==> job 2685 <==
==> flow/design.v <==
module project_euler_17(
  input clk,
  input reset,
  output reg [3:0] ones_digit,
  output reg [3:0] tens_digit,
  output reg [3:0] hundreds_digit,
  output reg [15:0] letter_count,
  output reg done
);
  integer next_ones_digit;
  integer next_tens_digit;
  integer next_hundreds_digit;
  integer letters;
  always @(posedge clk or posedge reset)
  begin
    if (reset) begin
      ones_digit <= 0;
      tens_digit <= 0;
      hundreds_digit <= 0;
      letter_count <= 0;
      done <= 0;
    end
    else if (!done) begin
      next_ones_digit = 0;
      next_tens_digit = 0;
      next_hundreds_digit = 0;
      letters = 0;
      next_tens_digit[3:0] = tens_digit;
      next_hundreds_digit[3:0] = hundreds_digit;
      if (ones_digit == 9) begin
        next_ones_digit = 0;
        if (tens_digit == 9) begin
          next_tens_digit = 0;
          if (hundreds_digit == 9) begin
            next_hundreds_digit = 0;
            letters += 11;  
            done <= 1;
          end
          else
            next_hundreds_digit[3:0] = hundreds_digit + 1;
        end
        else
          next_tens_digit[3:0] = tens_digit + 1;
      end
      else
        next_ones_digit[3:0] = ones_digit + 1;
      if (next_tens_digit != 1) begin
        case (next_ones_digit)
          1: letters += 3;  
          2: letters += 3;  
          3: letters += 5;  
          4: letters += 4;  
          5: letters += 4;  
          6: letters += 3;  
          7: letters += 5;  
          8: letters += 5;  
          9: letters += 4;  
        endcase
        case (next_tens_digit)
          2: letters += 6;  
          3: letters += 6;  
          4: letters += 5;  
          5: letters += 5;  
          6: letters += 5;  
          7: letters += 7;  
          8: letters += 6;  
          9: letters += 6;  
        endcase
      end
      else begin
        case (next_ones_digit)
          0: letters += 3;  
          1: letters += 6;  
          2: letters += 6;  
          3: letters += 8;  
          4: letters += 8;  
          5: letters += 7;  
          6: letters += 7;  
          7: letters += 9;  
          8: letters += 8;  
          9: letters += 8;  
        endcase
      end
      case (next_hundreds_digit)
        1: letters += 10;  
        2: letters += 10;  
        3: letters += 12;  
        4: letters += 11;  
        5: letters += 11;  
        6: letters += 10;  
        7: letters += 12;  
        8: letters += 12;  
        9: letters += 11;  
      endcase
      if (next_hundreds_digit > 0 && ((next_ones_digit > 0) || (next_tens_digit > 0)))
        letters += 3;  
      ones_digit <= next_ones_digit[3:0];
      tens_digit <= next_tens_digit[3:0];
      hundreds_digit <= next_hundreds_digit[3:0];
      letter_count <= letter_count + letters[15:0];
    end
  end
endmodule
==> flow/run.sh <==
#!/bin/bash
# the make line also repeats each setting of config.mk as NAME=value (left out here)
make -C /OpenROAD-flow-scripts/flow DESIGN_CONFIG=/design/flow/config.mk WORK_HOME=/design/flow/orfs CLKGATE_MAP_FILE= finish
==> flow/config.mk <==
export PLATFORM = sky130hd
export DESIGN_NAME = project_euler_17
export DESIGN_NICKNAME = project_euler_17
export VERILOG_FILES = /design/flow/design.v
export SDC_FILE = /design/flow/constraint.sdc
export NUM_CORES = 4
export LEC_CHECK = 0
export ABC_AREA = 1
export CAP_MARGIN = 20
export CORE_ASPECT_RATIO = 1.43
export CORE_MARGIN = 2
export CORE_UTILIZATION = 65
export PLACE_DENSITY_LB_ADDON = 0.01
export SLEW_MARGIN = 20
==> flow/constraint.sdc <==
create_clock -name core_clock -period 5.43 [get_ports {clk}]
set_input_delay 1.0860 -clock core_clock [delete_from_list [all_inputs] [get_ports {clk}]]
set_output_delay 1.0860 -clock core_clock [all_outputs]
set_load 0.01 [all_outputs]
==> inputs of job 2143, as changes to job 2685 <==
- ABC_AREA: 1 -> unset
- CORE_ASPECT_RATIO: 1.43 -> unset
- CORE_UTILIZATION: 65 -> 40
- PLACE_DENSITY_LB_ADDON: 0.01 -> unset
==> flow/constraint.sdc (replaced) <==
create_clock -name core_clock -period 6.98 [get_ports {clk}]
set_input_delay 1.3960 -clock core_clock [delete_from_list [all_inputs] [get_ports {clk}]]
set_output_delay 1.3960 -clock core_clock [all_outputs]
set_load 0.01 [all_outputs]
==> inputs of job 3863, as changes to job 2685 <==
- ABC_AREA: 1 -> unset
- CORE_ASPECT_RATIO: 1.43 -> unset
- CORE_UTILIZATION: 65 -> 40
- PLACE_DENSITY_LB_ADDON: 0.01 -> unset
==> flow/constraint.sdc (replaced) <==
create_clock -name core_clock -period 10.0 [get_ports {clk}]
set_input_delay 2.0000 -clock core_clock [delete_from_list [all_inputs] [get_ports {clk}]]
set_output_delay 2.0000 -clock core_clock [all_outputs]
set_load 0.01 [all_outputs]
==> summary of the runs <==
In synthesized area, job 3863 and job 2143 do not differ.
Of job 2143 and job 3863, job 3863 has the higher setup slack (gap 2.5 ns).
The highest register-to-register slack belongs to job 3863, the lowest to job 2685.
Of job 2685 and job 3863, job 2685 has the higher clock skew (gap 0.0014 ns).
Of job 3863 and job 2685, job 2685 has the higher critical path depth (gap 7).
Die area: job 2685 is smaller than job 2143 (41%).
In job 2685 the clock-buffer cell count is higher than in job 2143, by 1.
Combinational power, highest first: job 2685, job 2143, job 3863.
Core utilization: job 3863 < job 2143 < job 2685.
==> figures <==
| quantity | job 2685 | job 2143 | job 3863 |
|---|---|---|---|
| Run status | timing/DRC/antenna clean | timing/DRC/antenna clean | timing/DRC/antenna clean |
| Seq power | 282 uW | 219 uW | 153 uW |
| Sequential share of the synthesized area | 27.1% | 24.9% | 24.9% |
| Comb pwr share | 26.8% | 25.8% | 25.7% |
| FP Util | 68.4% | 40.8% | 40.8% |
| Cell-internal power | 424 uW | 378 uW | 270 uW |
| Power per Cell Area | 183 mW/mm2 | 158 mW/mm2 | 112 mW/mm2 |
| Hold path start | letter_count[15] | letter_count[15] | letter_count[8] |
| Synth unique cells | 34 | 70 | 70 |
| Wire per inst | 14.7 um | 13.9 um | 14.2 um |
| Sequential cell area | 732 um2 | 727 um2 | 726 um2 |
| Cell at the slowest stage of the critical path | sky130_fd_sc_hd__dfrtp_2 | sky130_fd_sc_hd__dfrtp_1 | sky130_fd_sc_hd__nand4bb_1 |
| Endpoint of the worst setup timing path | letter_count[14] | letter_count[10] | letter_count[13] |
| Cells on worst reg2reg path | 34 | 27 | 27 |
| Pleak | 1.70 nW | 1.42 nW | 1.38 nW |
| Yosys aoi share | 8.63% | 21.2% | 21.2% |
| Reg2Reg Launch Point | ones_digit[1] | ones_digit[2] | ones_digit[1] |
| All-Layer GR Usage | 29.5% | 17.8% | 18.0% |
| Cells resized by post-CTS repair | 2 | 0 | 0 |

==> inputs of build 2 <==
// project_euler_17: RTL as listed in full above, without the edits since
Settings: LEC_CHECK=0, CAP_MARGIN=5, CORE_MARGIN=2, CORE_UTILIZATION=68, CTS_CLUSTER_DIAMETER=31, CTS_CLUSTER_SIZE=24, SLEW_MARGIN=20; clock period 5.57 ns.
run.sh (not shown) runs the stock make flow with config.mk's settings and CLKGATE_MAP_FILE=.
==> inputs of build 26, as changes to build 2 <==
ABC_AREA = 0   (was unset)
CAP_MARGIN = 20   (was 5)
CORE_UTILIZATION = 40   (was 68)
CTS_CLUSTER_DIAMETER = unset   (was 31)
CTS_CLUSTER_SIZE = unset   (was 24)
HOLD_SLACK_MARGIN = 0.11   (was unset)
MAX_ROUTING_LAYER = met4   (was unset)
TNS_END_PERCENT = 45   (was unset)
==> flow/constraint.sdc (replaced) <==
create_clock -name core_clock -period 10.0 [get_ports {clk}]
set_input_delay 2.0000 -clock core_clock [delete_from_list [all_inputs] [get_ports {clk}]]
set_output_delay 2.0000 -clock core_clock [all_outputs]
set_load 0.01 [all_outputs]
==> results_dict.tcl <==
# collected from the flow reports
set metrics [dict create \
    sh_comb_area_pct 56.42 \
    clk_share_pct 3.081 \
    finalWorstSetupSlack_ps -549.5 \
    check-failures "setup timing" \
    warning_count 32 \
    drt-met1-wl_mm 4.018 \
    reg2reg_from "ones_digit[1]" \
    status "failed layout checks" \
    grt-busiest-layer "met2" \
    critPathArrivalTime_ps 6330 \
    combPwrFrac_pct 29.7 \
    reg2reg_depth 28 \
    clkPwrFrac_pct 32.4 \
    tapCellCount 50 \
    buffer_area_share_pct 17.94 \
    period_used_pct 109.9 \
    cts_setup_buffers 12 \
    setup_violations 12 \
    n_all_buffers 80 \
]
[end of results for build 2]
==> results_dict.tcl <==
# collected from the flow reports
set metrics [dict create \
    clkPwrFrac_pct 27.6 \
    status "timing/DRC/antenna clean" \
    warning_count 28 \
    first_pass_iters 4 \
    sh_comb_area_pct 59.69 \
    grt-busiest-layer "met1" \
    reg2reg_depth 27 \
    cts_setup_buffers 0 \
    n_all_buffers 32 \
    drt-met1-wl_mm 3.542 \
    tapCellCount 99 \
    min_period_ps 6870 \
    reg2reg_from "ones_digit[0]" \
    routed.top_layer "met4" \
    finalWorstSetupSlack_ps 3130 \
]
[end of results for build 26]

==> inputs of exp/fjord <==
RTL: the design.v shown in full above, as it stands there.
make LEC_CHECK=0 ABC_AREA=1 CAP_MARGIN=20 CORE_MARGIN=2 CORE_UTILIZATION=40 HOLD_SLACK_MARGIN=0.11 SLEW_MARGIN=20 finish   # period 10.0 ns
==> exp/sierra: changes against exp/fjord <==
Settings changed: CORE_UTILIZATION 40 to 65, CTS_CLUSTER_DIAMETER from default to 49, HOLD_SLACK_MARGIN 0.11 to default, SETUP_SLACK_MARGIN from default to 1.33.
==> flow/constraint.sdc (replaced) <==
create_clock -name core_clock -period 4.86 [get_ports {clk}]
set_input_delay 0.9720 -clock core_clock [delete_from_list [all_inputs] [get_ports {clk}]]
set_output_delay 0.9720 -clock core_clock [all_outputs]
set_load 0.01 [all_outputs]
==> out/notes.md <==
* outcome: did not finish
* Fail Step: 4_1_cts
* Error: [ERROR DPL-0033] detailed placement checks failed during check placement.
* Core Area: 3970 sq um
* number of placement rows: 23
* last weighted congestion value of the routability-driven placer: 0.885
* number of placed cells counting well taps: 503
* worst slack at placement: 16.2 ps
* die boundary height: 68.2 um
* chip width: 68.2 um
* detailed placement HPWL: 5210 um
* area of placed instances: 3320 sq um
* initial cell density of the core: 0.675
That was exp/sierra.
==> out/notes.md <==
* chip width: 85.9 um
* die boundary height: 85.9 um
* data arrival time at the worst-slack endpoint: 5780 ps
* fill cell total of the finished layout: 651
* detailed placement HPWL: 4890 um
* outcome: complete, no violations
* last weighted congestion value of the routability-driven placer: 0.902
* worst slack at placement: 4500 ps
* Core Area: 6420 sq um
* area of placed instances: 3060 sq um
* number of placement rows: 29
* Max Transition Viols Final: 0
* number of placed cells counting well taps: 508
That was exp/fjord.

==> delta: inputs <==
RTL: the design.v shown in full above, as it stands there.
==> flow/config.mk <==
export PLATFORM = sky130hd
export DESIGN_NAME = project_euler_17
export DESIGN_NICKNAME = project_euler_17
export VERILOG_FILES = /design/flow/design.v
export SDC_FILE = /design/flow/constraint.sdc
export NUM_CORES = 4
export LEC_CHECK = 0
export ABC_AREA = 1
export CAP_MARGIN = 20
export CORE_ASPECT_RATIO = 1.41
export CORE_MARGIN = 2
export CORE_UTILIZATION = 70
export CTS_CLUSTER_SIZE = 100
export PLACE_DENSITY = 0.36
export SLEW_MARGIN = 20
==> flow/constraint.sdc <==
create_clock -name core_clock -period 5.22 [get_ports {clk}]
set_input_delay 1.0440 -clock core_clock [delete_from_list [all_inputs] [get_ports {clk}]]
set_output_delay 1.0440 -clock core_clock [all_outputs]
set_load 0.01 [all_outputs]
==> violet (differences from delta) <==
--- a/flow/config.mk
+++ b/flow/config.mk
@@ -7,9 +7,5 @@
 export LEC_CHECK = 0
-export ABC_AREA = 1
 export CAP_MARGIN = 20
-export CORE_ASPECT_RATIO = 1.41
 export CORE_MARGIN = 2
-export CORE_UTILIZATION = 70
-export CTS_CLUSTER_SIZE = 100
-export PLACE_DENSITY = 0.36
+export CORE_UTILIZATION = 59
 export SLEW_MARGIN = 20
==> flow/constraint.sdc (replaced) <==
create_clock -name core_clock -period 6.98 [get_ports {clk}]
set_input_delay 1.3960 -clock core_clock [delete_from_list [all_inputs] [get_ports {clk}]]
set_output_delay 1.3960 -clock core_clock [all_outputs]
set_load 0.01 [all_outputs]
==> indigo (differences from delta) <==
--- a/flow/config.mk
+++ b/flow/config.mk
@@ -7,9 +7,6 @@
 export LEC_CHECK = 0
-export ABC_AREA = 1
 export CAP_MARGIN = 20
-export CORE_ASPECT_RATIO = 1.41
 export CORE_MARGIN = 2
-export CORE_UTILIZATION = 70
-export CTS_CLUSTER_SIZE = 100
-export PLACE_DENSITY = 0.36
+export CORE_UTILIZATION = 58
+export SETUP_SLACK_MARGIN = 1.7
 export SLEW_MARGIN = 20
==> flow/constraint.sdc (replaced) <==
create_clock -name core_clock -period 6.8 [get_ports {clk}]
set_input_delay 1.3600 -clock core_clock [delete_from_list [all_inputs] [get_ports {clk}]]
set_output_delay 1.3600 -clock core_clock [all_outputs]
set_load 0.01 [all_outputs]
==> summary.json <==
{
  "run_status": {
    "status": "timing/DRC/antenna clean"
  },
  "worst_setup_path": {
    "critical-path-top-delay-family": "AND-OR/OR-AND gates"
  },
  "power": {
    "sw_frac_of_total_pct": 32.19
  },
  "cells_and_area": {
    "nonClkBufAreaFrac_pct": 19.16
  },
  "final_timing": {
    "worstMarginPinSlew_ns": 0.5803
  },
  "placement": {
    "place.gp.congestion": 0.8471
  }
}
[end of results for indigo]
==> summary.json <==
{
  "final_timing": {
    "worstMarginPinSlew_ns": 0.7310
  },
  "power": {
    "sw_frac_of_total_pct": 30.35
  },
  "worst_setup_path": {
    "critical-path-top-delay-family": "AND-OR/OR-AND gates"
  },
  "cells_and_area": {
    "nonClkBufAreaFrac_pct": 10.98
  },
  "placement": {
    "place.gp.congestion": 0.9791
  },
  "run_status": {
    "status": "timing/DRC/antenna clean"
  }
}
[end of results for violet]
==> summary.json <==
{
  "run_status": {
    "status": "finished with violations",
    "check-failures": "negative setup slack"
  },
  "final_timing": {
    "timing.final.setup_violations": 9,
    "worstMarginPinSlew_ns": 0.8317,
    "finalWorstPathRequiredPeriod_ns": 5.917,
    "postLayoutSetupSlackWorst_ns": -0.6967
  },
  "cells_and_area": {
    "nonClkBufAreaFrac_pct": 14.66
  },
  "placement": {
    "hpwl_mm": 5.301,
    "place.gp.congestion": 0.9009
  },
  "power": {
    "sw_frac_of_total_pct": 34.47,
    "ir_worst_vdd_uv": 367.8
  }
}
[end of results for delta]

==> v6: inputs <==
RTL: the design.v shown in full above, as it stands there.
Settings: LEC_CHECK=0, ABC_AREA=1, CAP_MARGIN=0, CELL_PAD_IN_SITES_DETAIL_PLACEMENT=0, CELL_PAD_IN_SITES_GLOBAL_PLACEMENT=2, CORE_ASPECT_RATIO=1.03, CORE_MARGIN=2, CORE_UTILIZATION=43, CTS_CLUSTER_DIAMETER=28, CTS_CLUSTER_SIZE=36, GPL_ROUTABILITY_DRIVEN=1, GPL_TIMING_DRIVEN=0, HOLD_SLACK_MARGIN=0.03, MAX_ROUTING_LAYER=met5, MIN_ROUTING_LAYER=met2, PLACE_DENSITY_LB_ADDON=0.08, SETUP_SLACK_MARGIN=1.6, SLEW_MARGIN=0; clock period 9.58 ns.
==> inputs of v8, as changes to v6 <==
Settings changed: CAP_MARGIN 0 to 20, CELL_PAD_IN_SITES_DETAIL_PLACEMENT 0 to default, CELL_PAD_IN_SITES_GLOBAL_PLACEMENT 2 to default, CORE_ASPECT_RATIO 1.03 to default, CORE_UTILIZATION 43 to 57, CTS_CLUSTER_DIAMETER 28 to default, CTS_CLUSTER_SIZE 36 to default, GPL_ROUTABILITY_DRIVEN 1 to default, GPL_TIMING_DRIVEN 0 to default, HOLD_SLACK_MARGIN 0.03 to default, MAX_ROUTING_LAYER met5 to default, MIN_ROUTING_LAYER met2 to default, PLACE_DENSITY_LB_ADDON 0.08 to default, SETUP_SLACK_MARGIN 1.6 to default, SLEW_MARGIN 0 to 20, TNS_END_PERCENT from default to 15.
==> flow/constraint.sdc (replaced) <==
create_clock -name core_clock -period 3.88 [get_ports {clk}]
set_input_delay 0.7760 -clock core_clock [delete_from_list [all_inputs] [get_ports {clk}]]
set_output_delay 0.7760 -clock core_clock [all_outputs]
set_load 0.01 [all_outputs]
==> inputs of v16, as changes to v6 <==
Settings changed: CELL_PAD_IN_SITES_GLOBAL_PLACEMENT 2 to default, CTS_CLUSTER_DIAMETER 28 to 219, GPL_TIMING_DRIVEN 0 to default, HOLD_SLACK_MARGIN 0.03 to default, MIN_ROUTING_LAYER met2 to default, PLACE_DENSITY_LB_ADDON 0.08 to 0.05.
==> inputs of v5, as changes to v6 <==
Settings changed: ABC_AREA 1 to default, CAP_MARGIN 0 to 20, CELL_PAD_IN_SITES_GLOBAL_PLACEMENT 2 to default, CORE_ASPECT_RATIO 1.03 to 0.5, CORE_UTILIZATION 43 to 64, CTS_CLUSTER_DIAMETER 28 to default, CTS_CLUSTER_SIZE 36 to default, GPL_TIMING_DRIVEN 0 to default, HOLD_SLACK_MARGIN 0.03 to 0.07, MIN_ROUTING_LAYER met2 to default, PLACE_DENSITY_LB_ADDON 0.08 to 0.05, SETUP_SLACK_MARGIN 1.6 to default, TNS_END_PERCENT from default to 25.
==> results_dict.tcl <==
# yosys + openroad results
set metrics [dict create \
    place_hpwl_um 6477 \
    failed_stage "5_1_grt" \
    yosysSeqAreaShare_pct 27.06 \
    top_usage_layer "met2" \
    placed_area_um2 3804 \
    place_inst 570 \
    tool.error "[ERROR GRT-0232] Routing congestion too high. Check the congestion heatmap in the GUI." \
    status "stopped before the end" \
]
That was v8.
==> results_dict.tcl <==
# metrics dict for downstream scripts
set metrics [dict create \
    holdBufCountCts 0 \
    xor_share_pct 3.920 \
    top_usage_layer "met2" \
    dr_wl_met3_um 151 \
    status "finished clean" \
    place_inst 508 \
    place_hpwl_um 4893 \
    yosysSeqAreaShare_pct 27.06 \
    p_total_uw 352.4 \
    cts.sinks 29 \
]
That was v16.
==> results_dict.tcl <==
# metrics dict for downstream scripts
set metrics [dict create \
    status "finished clean" \
    r2r_end "letter_count[14]" \
    place_inst 514 \
    final_antenna_net_count 0 \
    top_usage_layer "met3" \
    place_hpwl_um 5059 \
    yosysSeqAreaShare_pct 27.06 \
]
That was v6.
==> results_dict.tcl <==
# metrics dict for downstream scripts
set metrics [dict create \
    met1Wirelength_um 3377 \
    yosysSeqAreaShare_pct 24.95 \
    placed_area_um2 3203 \
    status "finished clean" \
    place_inst 429 \
    cp.arrival_ns 6.95 \
    yosys-stat-area_um2 2909 \
    top_usage_layer "met2" \
    largestClassByArea "combinational gates" \
]
That was v5.
Power figures rest on the tool's default switching activity, not on a simulated workload.
